==> 07-11 <==
==> flow/design.v <==
`default_nettype none
module busBridge3
  (i_CLK,
   i_rst,
   i_dataRx,
   i_strobeRx,
   o_dataTx,
   i_strobeTx,
   i_strobeSync,
   o_busAddr,
   o_busData,
   i_busData,
   o_busWe,
   o_busRe,
   i_busAck  
   );
   input wire   i_CLK;      
   input wire   i_rst;  
   input wire [7:0] i_dataRx;
   input wire 	    i_strobeRx;  
   output wire [7:0] o_dataTx;
   input wire 	     i_strobeTx;  
   input wire 	     i_strobeSync;
   output reg [31:0] o_busAddr;
   output reg [31:0] o_busData;
   input wire [31:0] i_busData;
   output reg 	     o_busWe;   
   output reg 	     o_busRe;
   input wire 	     i_busAck;
   localparam STROBE_TX_DELAY = 32'd2;  
   reg 		     pendingRead;
   reg [15:0] 	     readMargin;
   reg [15:0] 	     readMarginMin;
   reg [31:0] 	     shiftIn;
   wire [31:0] 	     nextShiftIn = {i_dataRx, shiftIn[31:8]};
   reg [31:0] 	     shiftOut;
   wire [31:0] 	     nextShiftOut = {8'd0, shiftOut[31:8]};
   assign o_dataTx = shiftOut[7:0];
   localparam STATE_IDLE = 8'd0;
   localparam STATE_ADDRINC = 8'd1;
   localparam STATE_WORDWIDTH = 8'd2;
   localparam STATE_NWORDS = 8'd3;
   localparam STATE_ADDRWRITE = 8'd4;
   localparam STATE_WRITE = 8'd5;
   localparam STATE_ADDRREAD = 8'd6;
   localparam STATE_READ = 8'd7;
   localparam STATE_MARGIN = 8'd8;
   reg [1:0] 	     nRemMinusOne;
   reg [7:0] 	     state;
   reg [31:0] 	     addr;
   reg [7:0] 	     config_addrInc;
   reg [1:0] 	     config_wordwidthMinusOne;
   reg [15:0] 	     config_nWordsMinusOne;
   reg [15:0] 	     countNWords;
   task doRead(input [31:0] newAddr, input[15:0] paramCountMinusOne);
      begin
	 o_busRe <= 1'b1;
	 o_busAddr <= newAddr;
	 pendingRead <= 1'b1;
	 addr <= newAddr + {24'd0, config_addrInc};
	 readMargin <= 16'd0;	 
	 if (paramCountMinusOne == 16'd0) begin
	    state <= STATE_IDLE;
	    nRemMinusOne <= 2'd0;		 
	    countNWords <= 16'dx;		 
	 end else begin
	    countNWords <= paramCountMinusOne - 16'd1;
	    state <= STATE_READ;
	    nRemMinusOne <= config_wordwidthMinusOne;		 
	 end
      end
   endtask   
   always @(posedge i_CLK) begin
      o_busWe <= 1'b0;
      o_busRe <= 1'b0;      
      o_busAddr <= 32'bx;      
      o_busData <= 32'bx;      
      readMargin <= (readMargin == 16'hFFFF) ? readMargin : readMargin + 16'd1;
      if (i_strobeTx) begin
	 shiftOut 	<= nextShiftOut;
	 if (pendingRead)
	   readMarginMin <= 16'd0;  
	 else
	   readMarginMin <= readMargin < readMarginMin ? readMargin : readMarginMin;  
      end
      if (i_busAck & pendingRead) begin
	 shiftOut <= i_busData;
	 pendingRead <= 1'b0;
	 readMargin <= 16'd0;
      end
      if (i_strobeRx) begin
	 shiftIn <= nextShiftIn;
	 nRemMinusOne <= nRemMinusOne - 2'd1;
	 if (nRemMinusOne == 2'd0) begin
	    case (state)
	      STATE_IDLE: begin
		 case (i_dataRx)
		   STATE_ADDRWRITE: begin
		      state <= i_dataRx; 
		      nRemMinusOne <= 2'd3;
		   end
		   STATE_WRITE: begin
		      state <= i_dataRx;
		      countNWords <= config_nWordsMinusOne;
		      nRemMinusOne <= config_wordwidthMinusOne;      
		   end
		   STATE_ADDRREAD: begin
		      state <= i_dataRx; 
		      nRemMinusOne <= 2'd3;
		   end
		   STATE_ADDRINC: begin
		      state <= i_dataRx; 
		      nRemMinusOne <= 2'd0;
		   end
		   STATE_WORDWIDTH: begin 
		      state <= i_dataRx; 
		      nRemMinusOne <= 2'd0;
		   end
		   STATE_NWORDS: begin 
		      state <= i_dataRx; 
		      nRemMinusOne <= 2'd1;
		   end
		   STATE_READ: begin
		      doRead(addr, config_nWordsMinusOne);
		   end
		   STATE_MARGIN: begin
		      state <= i_dataRx; 
		      nRemMinusOne <= 2'd0;
		      if (pendingRead) begin
			 shiftOut <= 16'd0;
			 pendingRead <= 1'b0;
		      end else begin
			 shiftOut <= (readMarginMin < STROBE_TX_DELAY) ? 32'd0 : readMarginMin - STROBE_TX_DELAY;
		      end
		      readMarginMin <= 16'hFFFF;
		   end
		   default: begin 
		      state <= STATE_IDLE;
		      nRemMinusOne <= 2'd0;
		   end
		 endcase
	      end
	      STATE_ADDRWRITE: begin 
		 addr <= nextShiftIn;
		 state <= STATE_WRITE;
		 countNWords <= config_nWordsMinusOne;
		 nRemMinusOne <= config_wordwidthMinusOne;      
	      end
	      STATE_ADDRREAD: begin
		 doRead(nextShiftIn, config_nWordsMinusOne);
	      end
	      STATE_ADDRINC: begin 
		 config_addrInc <= nextShiftIn[31:24];
		 state <= STATE_IDLE;
		 nRemMinusOne <= 2'd0;
	      end
	      STATE_WORDWIDTH: begin
		 config_wordwidthMinusOne <= nextShiftIn[31:24];
		 state <= STATE_IDLE;
		 nRemMinusOne <= 2'd0;
	      end
	      STATE_NWORDS: begin
		 config_nWordsMinusOne <= nextShiftIn[31:16];
		 state <= STATE_IDLE;
		 nRemMinusOne <= 2'd0;
	      end
	      STATE_WRITE: begin
		 o_busWe <= 1'b1;
		 o_busAddr <= addr;		 
		 case (config_wordwidthMinusOne)
		   2'd0: o_busData <= {24'd0, nextShiftIn[31:24]};		   
		   2'd1: o_busData <= {16'd0, nextShiftIn[31:16]};
		   2'd2: o_busData <= {8'd0, nextShiftIn[31:8]};
		   2'd3: o_busData <= nextShiftIn;
		 endcase
		 addr <= addr + {24'd0, config_addrInc};
		 if (countNWords == 16'd0) begin
		    state <= STATE_IDLE;
		    nRemMinusOne <= 2'd0;		 
		    countNWords <= 16'dx;		 
		 end else begin
		    countNWords <= countNWords - 16'd1;
		    nRemMinusOne <= config_wordwidthMinusOne;		 
		 end
	      end
	      STATE_READ: begin
		 doRead(addr, countNWords);
	      end
	      STATE_MARGIN: begin
		 state <= STATE_IDLE;
		 nRemMinusOne <= 2'd0;		 	      
	      end
	      default: begin
		 state <= STATE_IDLE;
		 nRemMinusOne <= 2'd0;		 	      
	      end
	    endcase
	 end  
      end  
      if (i_strobeSync) begin
	 state <= STATE_IDLE;
	 nRemMinusOne <= 2'd0;
	 pendingRead <= 1'b0;	 
      end
      if (i_rst) begin
	 o_busWe <= 1'b0;
	 o_busRe <= 1'b0;
	 o_busAddr <= 32'd0;
	 pendingRead <= 1'b0;
	 readMargin <= 16'hFFFF;
	 readMarginMin <= 16'hFFFF;
	 shiftIn <= 32'd0;
	 shiftOut <= 32'd0;
	 nRemMinusOne <= 2'd0;
	 state <= STATE_IDLE;
	 addr <= 32'd0;
	 config_addrInc <= 8'd1;
	 config_wordwidthMinusOne <= 2'd3;
	 config_nWordsMinusOne <= 16'd0;
	 countNWords <= 16'd0;
      end
   end   
endmodule
==> flow/run.sh <==
#!/bin/bash
# the make line also repeats each setting of config.mk as NAME=value (left out here)
make -C /OpenROAD-flow-scripts/flow DESIGN_CONFIG=/design/flow/config.mk WORK_HOME=/design/flow/orfs CLKGATE_MAP_FILE= finish
==> flow/config.mk <==
export PLATFORM = sky130hd
export DESIGN_NAME = busBridge3
export DESIGN_NICKNAME = busBridge3
export VERILOG_FILES = /design/flow/design.v
export SDC_FILE = /design/flow/constraint.sdc
export NUM_CORES = 4
export LEC_CHECK = 0
export CAP_MARGIN = 20
export CORE_MARGIN = 2
export CORE_UTILIZATION = 72
export CTS_CLUSTER_SIZE = 37
export PLACE_DENSITY = 0.95
export SLEW_MARGIN = 20
==> flow/constraint.sdc <==
create_clock -name core_clock -period 3.47 [get_ports {i_CLK}]
set_input_delay 0.6940 -clock core_clock [delete_from_list [all_inputs] [get_ports {i_CLK}]]
set_output_delay 0.6940 -clock core_clock [all_outputs]
set_load 0.01 [all_outputs]
==> 07-28 (differences from 07-11) <==
--- a/flow/config.mk
+++ b/flow/config.mk
@@ -9,5 +9,6 @@
 export CORE_MARGIN = 2
-export CORE_UTILIZATION = 72
-export CTS_CLUSTER_SIZE = 37
-export PLACE_DENSITY = 0.95
+export CORE_UTILIZATION = 71
+export CTS_CLUSTER_SIZE = 73
+export PLACE_DENSITY_LB_ADDON = 0.01
+export SETUP_SLACK_MARGIN = -0.16
 export SLEW_MARGIN = 20
==> flow/constraint.sdc (replaced) <==
create_clock -name core_clock -period 1.63 [get_ports {i_CLK}]
set_input_delay 0.3260 -clock core_clock [delete_from_list [all_inputs] [get_ports {i_CLK}]]
set_output_delay 0.3260 -clock core_clock [all_outputs]
set_load 0.01 [all_outputs]
==> 08-13 (differences from 07-11) <==
--- a/flow/config.mk
+++ b/flow/config.mk
@@ -7,7 +7,14 @@
 export LEC_CHECK = 0
-export CAP_MARGIN = 20
+export ABC_AREA = 1
+export CAP_MARGIN = 15
+export CELL_PAD_IN_SITES_GLOBAL_PLACEMENT = 1
 export CORE_MARGIN = 2
-export CORE_UTILIZATION = 72
-export CTS_CLUSTER_SIZE = 37
-export PLACE_DENSITY = 0.95
+export CORE_UTILIZATION = 25
+export GPL_TIMING_DRIVEN = 0
+export HOLD_SLACK_MARGIN = 0.21
+export MAX_ROUTING_LAYER = met4
+export MIN_ROUTING_LAYER = met2
+export PLACE_DENSITY_LB_ADDON = 0.1
+export SETUP_SLACK_MARGIN = 0.11
 export SLEW_MARGIN = 20
+export TNS_END_PERCENT = 20
==> flow/constraint.sdc (replaced) <==
create_clock -name core_clock -period 5.0 [get_ports {i_CLK}]
set_input_delay 1.0000 -clock core_clock [delete_from_list [all_inputs] [get_ports {i_CLK}]]
set_output_delay 1.0000 -clock core_clock [all_outputs]
set_load 0.01 [all_outputs]
==> 06-12 (differences from 07-11) <==
==> flow/config.mk (replaced) <==
export PLATFORM = sky130hd
export DESIGN_NAME = busBridge3
export DESIGN_NICKNAME = busBridge3
export VERILOG_FILES = /design/flow/design.v
export SDC_FILE = /design/flow/constraint.sdc
export NUM_CORES = 4
export LEC_CHECK = 0
export ABC_AREA = 1
export CAP_MARGIN = 25
export CELL_PAD_IN_SITES_DETAIL_PLACEMENT = 1
export CORE_ASPECT_RATIO = 0.61
export CORE_MARGIN = 10
export CORE_UTILIZATION = 45
export GPL_TIMING_DRIVEN = 0
export MAX_ROUTING_LAYER = met4
export PLACE_DENSITY = 0.7
export SETUP_SLACK_MARGIN = 0.24
export SLEW_MARGIN = 20
export TNS_END_PERCENT = 5
==> flow/constraint.sdc (replaced) <==
create_clock -name core_clock -period 2.9 [get_ports {i_CLK}]
set_input_delay 0.5800 -clock core_clock [delete_from_list [all_inputs] [get_ports {i_CLK}]]
set_output_delay 0.5800 -clock core_clock [all_outputs]
set_load 0.01 [all_outputs]
==> results <==
| item | 08-13 | 06-12 | 07-11 | 07-28 |
|---|---|---|---|---|
| Result of the run | finished clean | finished with violations | did not finish | did not finish |
| Failing step | - | - | global routing (5_1_grt) | detailed placement (3_5_place_dp) |
| Layout check failures | - | setup timing | - | - |
| Met3 WL | 27,160 µm | 10,540 µm | - | - |
| AO/OA Area Share | 21.85% | 21.85% | 19.31% | 19.31% |
| Netlist area before placement | 12,910 µm² | 12,910 µm² | 13,000 µm² | 13,000 µm² |
| Sequential standard cell area | 4785 µm² | 4798 µm² | - | - |
| Yosys top cell by instances | nand2_1 | nand2_1 | dfxtp_1 | dfxtp_1 |
| Yosys adder share | 2.868% | 2.868% | 2.849% | 2.849% |
| WP data arrival | 4700 ps | 4150 ps | - | - |
| Resized cells post-CTS | 0 | 74 | 18 | - |
| Clock network fraction of total power | 47.2% | 40.1% | - | - |
| Max-slew headroom at the worst pin | 17.36% | 30.66% | - | - |
| Finished Layout Cells | 2,702 | 2,429 | - | - |
| Placement Cell Area | 14,940 µm² | 14,640 µm² | 14,850 µm² | - |
| Drt first-iter violations | 3,240 | 2,539 | - | - |
| Total Negative Setup Slacks | 0 ps | -13,840 ps | - | - |
| Endpoint of the most critical register-to-register path | addr[25]$_SDFFE_PP0P_ | addr[6]$_SDFFE_PP0P_ | - | - |
Power is estimated from default activity; no workload was simulated.
